// pow_5_pipe
module pow_5_pipe
(
    input             clock,
    input      [17:0] n,
    output reg [17:0] n_pow_5
);
clock: 4.34 ns
lec_check: 0
abc_area: 1
cap_margin: 40
core_margin: 2
core_utilization: 38
cts_cluster_diameter: 331
cts_cluster_size: 100
place_density: 0.68
setup_slack_margin: 0.19
slew_margin: 20
run.sh (not shown) runs the stock make flow with config.mk's settings and CLKGATE_MAP_FILE=.
The first run completed, yet does not pass: negative setup slack.
Rerun with:
CORE_UTILIZATION = 72   (was 38)
CTS_CLUSTER_DIAMETER = not set   (was 331)
CTS_CLUSTER_SIZE = 89   (was 100)
PLACE_DENSITY = 0.35   (was 0.68)
clock period = 5.04 ns   (was 4.34 ns; I/O delays follow)
The changed run ran to the end with violations: negative setup slack.
Final cell count shrinks by roughly a tenth.
Global-route usage rises by 18 points.
Clock skew stays flat.
Worst setup slack improves by 0.27 ns.
Rerun with:
ABC_AREA = not set   (was 1)
CAP_MARGIN = 20   (was 40)
CORE_UTILIZATION = 9   (was 72)
CTS_CLUSTER_SIZE = not set   (was 89)
PLACE_DENSITY = not set   (was 0.35)
SETUP_SLACK_MARGIN = not set   (was 0.19)
clock period = 9.96 ns   (was 5.04 ns; I/O delays follow)
Effect: This time the run finished with timing, DRC and antenna clean. Non-clock buffer count fell by 249. Count of clock-buffer cells in the layout is unchanged. Wire length falls by 30%. Hold slack is better by 0.038 ns. Cell count went up by 52%.
Rerun with:
CORE_UTILIZATION = 40   (was 9)
MAX_ROUTING_LAYER = met4   (was not set)
SETUP_SLACK_MARGIN = 1.39   (was not set)
clock period = 6.4 ns   (was 9.96 ns; I/O delays follow)
What happened:
- die area goes down by well over a third
- setup slack gets worse by 1.7 ns
- synthesized cell count does not change

* * *

pow_5_pipe again, from the RTL that the note above started with.
Design pow_5_pipe, start of the top module:
module pow_5_pipe
(
    input             clock,
    input      [17:0] n,
    output reg [17:0] n_pow_5
);
Settings: LEC_CHECK=0, ABC_AREA=0, CAP_MARGIN=35, CELL_PAD_IN_SITES_DETAIL_PLACEMENT=2, CORE_MARGIN=3, CORE_UTILIZATION=18, GPL_ROUTABILITY_DRIVEN=0, GPL_TIMING_DRIVEN=0, PLACE_DENSITY=0.68, SETUP_SLACK_MARGIN=1.22, SLEW_MARGIN=0; clock period 6.33 ns.
The starting point went through all stages and came out clean.
Change:
- CELL_PAD_IN_SITES_DETAIL_PLACEMENT: 2 -> unset
- CORE_UTILIZATION: 18 -> 19
- GPL_ROUTABILITY_DRIVEN: 0 -> unset
=> The new run produced a clean layout. Non-clock buffer count fell by 44. Synthesized cell count is unchanged. Area after synthesis is unchanged. Clock skew climbs by 0.0073 ns. Final area drops by 4.1%. Critical path depth goes down by 1. Routed wire length shrinks by 48%. Count of clock-buffer cells in the layout falls by 1. Utilization rises by 0.41 points. Global-route usage drops by 6.3 points. Worst setup slack is better by 0.15 ns.
Change:
- ABC_AREA: 0 -> unset
- CAP_MARGIN: 35 -> 20
- CORE_MARGIN: 3 -> 2
- CORE_UTILIZATION: 19 -> 69
- GPL_TIMING_DRIVEN: 0 -> unset
- PLACE_DENSITY: 0.68 -> unset
- SETUP_SLACK_MARGIN: 1.22 -> unset
- SLEW_MARGIN: 0 -> 20
- clock period: 6.33 -> 6.23 ns (I/O delays scaled with it)
Register-to-register slack degrades by 0.52 ns.
Design area drops by 11%.
First-iteration DRC count is about the same.
Area after synthesis does not change.
Global-route usage grows by 24 points.
Change:
- CORE_UTILIZATION: 69 -> 72
- CTS_CLUSTER_DIAMETER: unset -> 85
- PLACE_DENSITY_LB_ADDON: unset -> 0.26
- clock period: 6.23 -> 4.8 ns (I/O delays scaled with it)
This time the run produced a layout that fails on setup timing; setup slack got worse by 0.84 ns; routed wire length goes up by 50%; non-clock buffer count came out higher by 224.
Change:
- CTS_CLUSTER_DIAMETER: 85 -> unset
- PLACE_DENSITY: unset -> 0.4
- PLACE_DENSITY_LB_ADDON: 0.26 -> unset
- SETUP_SLACK_MARGIN: unset -> 0.52
- TNS_END_PERCENT: unset -> 5
- clock period: 4.8 -> 3.89 ns (I/O delays scaled with it)
Result: The changed run finished but failed the layout checks on setup timing. Via count shrinks by roughly a tenth. Final area went down slightly. Non-clock buffer count goes up by 11. First-iteration DRC count is lower by well over a third. Wire length falls by about a fifth. Worst setup slack loses 0.65 ns. Core utilization shrinks by 0.77 points.
